==> build 30 <==
==> flow/design.v (excerpt) <==
module datapath(clk, rst, sw, seg0, seg1,seg2,seg3, mem_addr, mem_wdata, mem_we, mem_rdata);
export LEC_CHECK = 0
export CAP_MARGIN = 15
export CELL_PAD_IN_SITES_GLOBAL_PLACEMENT = 1
export CORE_ASPECT_RATIO = 1.77
export CORE_MARGIN = 4
export CORE_UTILIZATION = 30
export CTS_CLUSTER_DIAMETER = 274
export GPL_TIMING_DRIVEN = 0
export PLACE_DENSITY_LB_ADDON = 0.05
export SETUP_SLACK_MARGIN = 1.16
export SLEW_MARGIN = 20
create_clock -name core_clock -period 5.03 [get_ports {clk}]
run.sh (not shown) runs the stock make flow with config.mk's settings and CLKGATE_MAP_FILE=.
==> build 54 (differences from build 30) <==
CAP_MARGIN = 20   (was 15)
CELL_PAD_IN_SITES_GLOBAL_PLACEMENT = 2   (was 1)
CORE_ASPECT_RATIO = 0.75   (was 1.77)
CORE_MARGIN = 2   (was 4)
CORE_UTILIZATION = 31   (was 30)
CTS_CLUSTER_DIAMETER = 145   (was 274)
PLACE_DENSITY_LB_ADDON = unset   (was 0.05)
SETUP_SLACK_MARGIN = unset   (was 1.16)
==> flow/constraint.sdc (replaced) <==
create_clock -name core_clock -period 13.8 [get_ports {clk}]
set_input_delay 2.7600 -clock core_clock [delete_from_list [all_inputs] [get_ports {clk}]]
set_output_delay 2.7600 -clock core_clock [all_outputs]
set_load 0.01 [all_outputs]
==> trial 86 (differences from build 30) <==
CAP_MARGIN = 20   (was 15)
CELL_PAD_IN_SITES_GLOBAL_PLACEMENT = unset   (was 1)
CORE_ASPECT_RATIO = unset   (was 1.77)
CORE_MARGIN = 2   (was 4)
CORE_UTILIZATION = 70   (was 30)
CTS_CLUSTER_DIAMETER = unset   (was 274)
GPL_TIMING_DRIVEN = unset   (was 0)
PLACE_DENSITY_LB_ADDON = 0.01   (was 0.05)
SETUP_SLACK_MARGIN = -0.45   (was 1.16)
==> flow/constraint.sdc (replaced) <==
create_clock -name core_clock -period 8.63 [get_ports {clk}]
set_input_delay 1.7260 -clock core_clock [delete_from_list [all_inputs] [get_ports {clk}]]
set_output_delay 1.7260 -clock core_clock [all_outputs]
set_load 0.01 [all_outputs]
==> impl_metrics.csv <==
group,metric,value,unit
route,routed-wl-met3,17.4,mm
cells_and_area,area_growth,14.4,%
route,drt_wl_total,160,mm
global_route,grtUsageTotal,32.1,%
cells_and_area,clock_buffers,56,
route,vias,28000,
cells_and_area,buffers,324,
cells_and_area,seqCellArea,8580,sq um
cells_and_area,fin_cells,4625,
critical_path,cp.depth,33,
global_route,grt-busiest-layer,"met1",
status,status,"timing/DRC/antenna clean",
The numbers above come from build 54.

==> impl_metrics.csv <==
group,metric,value,unit
sta,finalSetupViolCount,46,
status,status,"finished with violations",
sta,fin_ws,-4070,ps
cells_and_area,area_growth,40.8,%
cells_and_area,seqCellArea,8580,sq um
status,check.faults,"negative setup slack",
route,drt_wl_total,179,mm
The numbers above come from build 30.

==> impl_metrics.csv <==
group,metric,value,unit
status,status,"finished with violations",
status,check.faults,"negative setup slack",
route,vias,30500,
cells_and_area,seqCellArea,8580,sq um
sta,finalSetupViolCount,24,
sta,fin_ws,-548,ps
cells_and_area,clock_buffers,53,
global_route,grtUsageTotal,56.8,%
route,routed-wl-met3,20.3,mm
The numbers above come from trial 86.


==> inputs of run B <==
datapath again, from the RTL that the note above started with.
clock: 3.48 ns
lec_check: 0
abc_area: 1
cap_margin: 20
core_margin: 2
core_utilization: 72
cts_cluster_diameter: 372
cts_cluster_size: 99
place_density_lb_addon: 0.0
setup_slack_margin: 0.74
slew_margin: 20
==> inputs of run R, as changes to run B <==
==> flow/config.mk (replaced) <==
export PLATFORM = sky130hd
export DESIGN_NAME = datapath
export DESIGN_NICKNAME = datapath
export VERILOG_FILES = /design/flow/design.v
export SDC_FILE = /design/flow/constraint.sdc
export NUM_CORES = 4
export LEC_CHECK = 0
export CAP_MARGIN = 20
export CORE_MARGIN = 2
export CORE_UTILIZATION = 59
export SETUP_SLACK_MARGIN = -0.45
export SLEW_MARGIN = 20
==> flow/constraint.sdc (replaced) <==
create_clock -name core_clock -period 6.19 [get_ports {clk}]
set_input_delay 1.2380 -clock core_clock [delete_from_list [all_inputs] [get_ports {clk}]]
set_output_delay 1.2380 -clock core_clock [all_outputs]
set_load 0.01 [all_outputs]
==> inputs of run H, as changes to run B <==
==> flow/config.mk (replaced) <==
export PLATFORM = sky130hd
export DESIGN_NAME = datapath
export DESIGN_NICKNAME = datapath
export VERILOG_FILES = /design/flow/design.v
export SDC_FILE = /design/flow/constraint.sdc
export NUM_CORES = 4
export LEC_CHECK = 0
export CAP_MARGIN = 20
export CORE_MARGIN = 2
export CORE_UTILIZATION = 65
export MAX_ROUTING_LAYER = met4
export SETUP_SLACK_MARGIN = 1.14
export SLEW_MARGIN = 20
==> flow/constraint.sdc (replaced) <==
create_clock -name core_clock -period 9.3 [get_ports {clk}]
set_input_delay 1.8600 -clock core_clock [delete_from_list [all_inputs] [get_ports {clk}]]
set_output_delay 1.8600 -clock core_clock [all_outputs]
set_load 0.01 [all_outputs]
==> comparison table <==
Sum Neg Setup Slack: run H 0 ps; run B -; run R -72450 ps
Critical path depth in cells: run H 32; run B -; run R 31
Peak per-stage delay on the critical path: run H 580 ps; run B -; run R 710 ps
Critical Path Fanout Max: run H 11; run B -; run R 5
Synthesized Nets: run H 3587; run B 4355; run R 3587
Count of cells along the worst register-to-register path: run H 32; run B -; run R 31
DR WL met3: run H 18.16 mm; run B -; run R 19.86 mm
H-tree Lvls: run H 2; run B 1; run R 2
Count of pins over their slew limit: run H 0; run B -; run R 1
Clock Network Area Fraction: run H 0.03678; run B -; run R 0.03376
Share of the synthesized area in the top cell type: run H 0.2754; run B 0.2733; run R 0.2754
Critical path data arrival time: run H 9300 ps; run B -; run R 9470 ps
Status: run H finished clean; run B did not finish; run R finished with violations
Stage where the flow stopped: run H -; run B global routing; run R -
Reasons for failing layout checks: run H -; run B -; run R max-capacitance violations, max-slew violations, negative setup slack
Count of routing violations after the opening detailed-route iteration: run H 4932; run B -; run R 4789
M1 wire length: run H 40.10 mm; run B -; run R 45.07 mm
Clock slew at the register clock pins of the worst setup and hold paths: run H 60 ps; run B -; run R 60 ps
Wire length after detailed routing: run H 123.3 mm; run B -; run R 137.5 mm
Vertical die dimension: run H 217.5 um; run B 207.6 um; run R 228.1 um

==> inputs of branch tundra <==
Starting RTL as in the previous note.
Design datapath, start of the top module:
module datapath(clk, rst, sw, seg0, seg1,seg2,seg3, mem_addr, mem_wdata, mem_we, mem_rdata);
==> flow/config.mk <==
export PLATFORM = sky130hd
export DESIGN_NAME = datapath
export DESIGN_NICKNAME = datapath
export VERILOG_FILES = /design/flow/design.v
export SDC_FILE = /design/flow/constraint.sdc
export NUM_CORES = 4
export LEC_CHECK = 0
export CAP_MARGIN = 10
export CELL_PAD_IN_SITES_DETAIL_PLACEMENT = 1
export CELL_PAD_IN_SITES_GLOBAL_PLACEMENT = 3
export CORE_ASPECT_RATIO = 1.05
export CORE_MARGIN = 2
export CORE_UTILIZATION = 31
export CTS_CLUSTER_DIAMETER = 325
export GPL_ROUTABILITY_DRIVEN = 0
export GPL_TIMING_DRIVEN = 0
export PLACE_DENSITY_LB_ADDON = 0.01
export SLEW_MARGIN = 40
export TNS_END_PERCENT = 55
==> flow/constraint.sdc <==
create_clock -name core_clock -period 13.8 [get_ports {clk}]
set_input_delay 2.7600 -clock core_clock [delete_from_list [all_inputs] [get_ports {clk}]]
set_output_delay 2.7600 -clock core_clock [all_outputs]
set_load 0.01 [all_outputs]
==> inputs of branch violet, as changes to branch tundra <==
CAP_MARGIN = 20   (was 10)
CELL_PAD_IN_SITES_DETAIL_PLACEMENT = default   (was 1)
CELL_PAD_IN_SITES_GLOBAL_PLACEMENT = default   (was 3)
CORE_ASPECT_RATIO = default   (was 1.05)
CORE_UTILIZATION = 70   (was 31)
CTS_CLUSTER_DIAMETER = default   (was 325)
CTS_CLUSTER_SIZE = 47   (was default)
GPL_ROUTABILITY_DRIVEN = default   (was 0)
GPL_TIMING_DRIVEN = default   (was 0)
MAX_ROUTING_LAYER = met4   (was default)
SETUP_SLACK_MARGIN = 2.57   (was default)
SLEW_MARGIN = 20   (was 40)
TNS_END_PERCENT = default   (was 55)
==> flow/constraint.sdc (replaced) <==
create_clock -name core_clock -period 8.63 [get_ports {clk}]
set_input_delay 1.7260 -clock core_clock [delete_from_list [all_inputs] [get_ports {clk}]]
set_output_delay 1.7260 -clock core_clock [all_outputs]
set_load 0.01 [all_outputs]
==> summary of the runs <==
- Branch violet reached the layout checks and failed them: negative setup slack. Branch tundra passed the timing, DRC and antenna checks.
- In synthesized area, branch violet and branch tundra do not differ.
- Against branch tundra, the fmax of branch violet is higher by about 30%.
- Of branch tundra and branch violet, branch violet has the higher first-iteration DRC count (gap about 65%, measured against branch violet).
- Synthesized cell count is the same in branch violet and branch tundra.

==> inputs of v10 <==
Starting RTL as in the previous note.
==> flow/config.mk <==
export PLATFORM = sky130hd
export DESIGN_NAME = datapath
export DESIGN_NICKNAME = datapath
export VERILOG_FILES = /design/flow/design.v
export SDC_FILE = /design/flow/constraint.sdc
export NUM_CORES = 4
export LEC_CHECK = 0
export ABC_AREA = 1
export CAP_MARGIN = 20
export CORE_MARGIN = 2
export CORE_UTILIZATION = 72
export CTS_CLUSTER_DIAMETER = 372
export CTS_CLUSTER_SIZE = 99
export SETUP_SLACK_MARGIN = 0.74
export SLEW_MARGIN = 20
==> flow/constraint.sdc <==
create_clock -name core_clock -period 3.48 [get_ports {clk}]
set_input_delay 0.6960 -clock core_clock [delete_from_list [all_inputs] [get_ports {clk}]]
set_output_delay 0.6960 -clock core_clock [all_outputs]
set_load 0.01 [all_outputs]
==> v13 (differences from v10) <==
--- a/flow/config.mk
+++ b/flow/config.mk
@@ -10,6 +10,5 @@
 export CORE_MARGIN = 2
-export CORE_UTILIZATION = 72
-export CTS_CLUSTER_DIAMETER = 372
-export CTS_CLUSTER_SIZE = 99
-export SETUP_SLACK_MARGIN = 0.74
+export CORE_UTILIZATION = 70
+export MAX_ROUTING_LAYER = met4
+export PLACE_DENSITY_LB_ADDON = 0.01
 export SLEW_MARGIN = 20
==> flow/constraint.sdc (replaced) <==
create_clock -name core_clock -period 7.9 [get_ports {clk}]
set_input_delay 1.5800 -clock core_clock [delete_from_list [all_inputs] [get_ports {clk}]]
set_output_delay 1.5800 -clock core_clock [all_outputs]
set_load 0.01 [all_outputs]
==> v21 (differences from v10) <==
==> flow/config.mk (replaced) <==
export PLATFORM = sky130hd
export DESIGN_NAME = datapath
export DESIGN_NICKNAME = datapath
export VERILOG_FILES = /design/flow/design.v
export SDC_FILE = /design/flow/constraint.sdc
export NUM_CORES = 4
export LEC_CHECK = 0
export CAP_MARGIN = 20
export CORE_MARGIN = 4
export CORE_UTILIZATION = 40
export SLEW_MARGIN = 20
==> flow/constraint.sdc (replaced) <==
create_clock -name core_clock -period 5.15 [get_ports {clk}]
set_input_delay 1.0300 -clock core_clock [delete_from_list [all_inputs] [get_ports {clk}]]
set_output_delay 1.0300 -clock core_clock [all_outputs]
set_load 0.01 [all_outputs]
==> node_exporter_impl.prom <==
# HELP chip_impl_metric Flow report values
# TYPE chip_impl_metric gauge
chip_impl_metric{name="placement.cell_area",unit="um2"} 33200
chip_impl_metric{name="synthesis.area",unit="um2"} 29900
chip_impl_info{name="status",value="aborted with a tool error"} 1
chip_impl_metric{name="fp_util",unit=""} 0.710
chip_impl_metric{name="chip_area_in_the_yosys_report",unit="um2"} 29900
chip_impl_info{name="failed_stage",value="global routing"} 1
chip_impl_info{name="area_leaders",value="dfrtp_1 27%, fa_1 14%, nand2_1 12%"} 1
chip_impl_info{name="common_cells",value="949 x nand2_1, 628 x inv_1, 326 x dfrtp_1, 302 x o21ai_0, 298 x nor2_1"} 1
chip_impl_info{name="tool.error",value="[ERROR GRT-0232] Routing congestion too high. Check the congestion heatmap in the GUI."} 1
chip_impl_metric{name="xor_share",unit=""} 0.0117
chip_impl_metric{name="adder_share",unit=""} 0.212
(the above is from v13)
==> node_exporter_impl.prom <==
# HELP chip_impl_metric Flow report values
# TYPE chip_impl_metric gauge
chip_impl_info{name="status",value="aborted with a tool error"} 1
chip_impl_info{name="failed_stage",value="clock tree synthesis"} 1
chip_impl_info{name="tool.error",value="[ERROR DPL-0033] detailed placement checks failed during check placement."} 1
chip_impl_metric{name="dpl.cell_count",unit=""} 5226
chip_impl_info{name="common_cells",value="949 x nand2_1, 628 x inv_1, 326 x dfrtp_1, 302 x o21ai_0, 298 x nor2_1"} 1
chip_impl_metric{name="chip_area_in_the_yosys_report",unit="um2"} 29900
chip_impl_metric{name="adder_share",unit=""} 0.212
chip_impl_info{name="area_leaders",value="dfrtp_1 27%, fa_1 14%, nand2_1 12%"} 1
chip_impl_metric{name="ys_types",unit=""} 60
chip_impl_metric{name="placement.cell_area",unit="um2"} 37600
chip_impl_metric{name="xor_share",unit=""} 0.0117
chip_impl_metric{name="synthesis.area",unit="um2"} 29900
chip_impl_metric{name="synth.net_count",unit=""} 4355
chip_impl_metric{name="gp_congestion",unit=""} 1.21
chip_impl_info{name="synth_top_cell_by_count",value="nand2_1"} 1
chip_impl_metric{name="fp_util",unit=""} 0.729
(the above is from v10)
==> node_exporter_impl.prom <==
# HELP chip_impl_metric Flow report values
# TYPE chip_impl_metric gauge
chip_impl_info{name="status",value="finished with violations"} 1
chip_impl_info{name="failed_layout_checks",value="setup timing"} 1
chip_impl_metric{name="placement.cell_area",unit="um2"} 38400
chip_impl_metric{name="fp_util",unit=""} 0.405
chip_impl_info{name="common_cells",value="377 x nand2_1, 326 x dfrtp_1, 274 x inv_1, 209 x fa_1, 183 x nor2_1"} 1
chip_impl_metric{name="setup_viol_count_final",unit=""} 37
chip_impl_info{name="area_leaders",value="dfrtp_1 28%, fa_1 14%, ha_1 7.2%"} 1
chip_impl_metric{name="clock-skew-final",unit="ns"} 0.0266
chip_impl_metric{name="drt-pass1-iter-count",unit=""} 7
chip_impl_metric{name="adder_share",unit=""} 0.214
chip_impl_metric{name="final_critical_path_setup_slack",unit="ns"} -3.52
chip_impl_info{name="library_cell_occupying_the_most_area_in_the_post_synthesis_netlist",value="dfrtp_1"} 1
(the above is from v21)

==> inputs of job 1609 <==
datapath again, from the RTL that the note above started with.
==> flow/config.mk <==
export PLATFORM = sky130hd
export DESIGN_NAME = datapath
export DESIGN_NICKNAME = datapath
export VERILOG_FILES = /design/flow/design.v
export SDC_FILE = /design/flow/constraint.sdc
export NUM_CORES = 4
export LEC_CHECK = 0
export ABC_AREA = 1
export CAP_MARGIN = 20
export CORE_ASPECT_RATIO = 0.5
export CORE_MARGIN = 2
export CORE_UTILIZATION = 72
export CTS_CLUSTER_DIAMETER = 372
export CTS_CLUSTER_SIZE = 99
export HOLD_SLACK_MARGIN = -0.09
export PLACE_DENSITY = 0.4
export SETUP_SLACK_MARGIN = 0.74
export SLEW_MARGIN = 20
==> flow/constraint.sdc <==
create_clock -name core_clock -period 3.48 [get_ports {clk}]
set_input_delay 0.6960 -clock core_clock [delete_from_list [all_inputs] [get_ports {clk}]]
set_output_delay 0.6960 -clock core_clock [all_outputs]
set_load 0.01 [all_outputs]
==> job 2294 (differences from job 1609) <==
--- a/flow/config.mk
+++ b/flow/config.mk
@@ -9,3 +9,2 @@
 export CAP_MARGIN = 20
-export CORE_ASPECT_RATIO = 0.5
 export CORE_MARGIN = 2
@@ -14,5 +13,5 @@
 export CTS_CLUSTER_SIZE = 99
-export HOLD_SLACK_MARGIN = -0.09
-export PLACE_DENSITY = 0.4
+export PLACE_DENSITY_LB_ADDON = 0.0
 export SETUP_SLACK_MARGIN = 0.74
 export SLEW_MARGIN = 20
+export TNS_END_PERCENT = 5
==> job 619 (differences from job 1609) <==
==> flow/config.mk (replaced) <==
export PLATFORM = sky130hd
export DESIGN_NAME = datapath
export DESIGN_NICKNAME = datapath
export VERILOG_FILES = /design/flow/design.v
export SDC_FILE = /design/flow/constraint.sdc
export NUM_CORES = 4
export LEC_CHECK = 0
export CAP_MARGIN = 20
export CORE_MARGIN = 4
export CORE_UTILIZATION = 40
export SLEW_MARGIN = 20
==> flow/constraint.sdc (replaced) <==
create_clock -name core_clock -period 9.1 [get_ports {clk}]
set_input_delay 1.8200 -clock core_clock [delete_from_list [all_inputs] [get_ports {clk}]]
set_output_delay 1.8200 -clock core_clock [all_outputs]
set_load 0.01 [all_outputs]
==> qor summary <==
| item | job 2294 | job 1609 | job 619 |
|---|---|---|---|
| Top cell area share | 0.273 | 0.273 | 0.275 |
| Die height | 208 um | 148 um | 280 um |
| Yosys cell count | 3,953 | 3,953 | 3,185 |
| Cts hold-fix bufs | 0 | - | 0 |
| Average cell area after synthesis | 7.55 um^2 | 7.55 um^2 | 9.30 um^2 |
| CORE AREA | 0.0409 mm^2 | 0.0407 mm^2 | 0.0732 mm^2 |
| Post-Syn Nets | 4,355 | 4,355 | 3,587 |
| Sink count of the clock tree | 342 | - | 342 |
| YS chip area | 0.0299 mm^2 | 0.0299 mm^2 | 0.0296 mm^2 |
| Core utilization before placement | 0.729 | 0.734 | 0.405 |
| Status | stopped before the end | stopped before the end | timing/DRC/antenna clean |
| Stage where the flow stopped | global routing | clock tree synthesis | - |
| Adder and majority cell fraction of the synthesized area | 0.212 | 0.212 | 0.214 |
| Half-perimeter wire length after placement | 105,000 um | 109,000 um | 83,700 um |
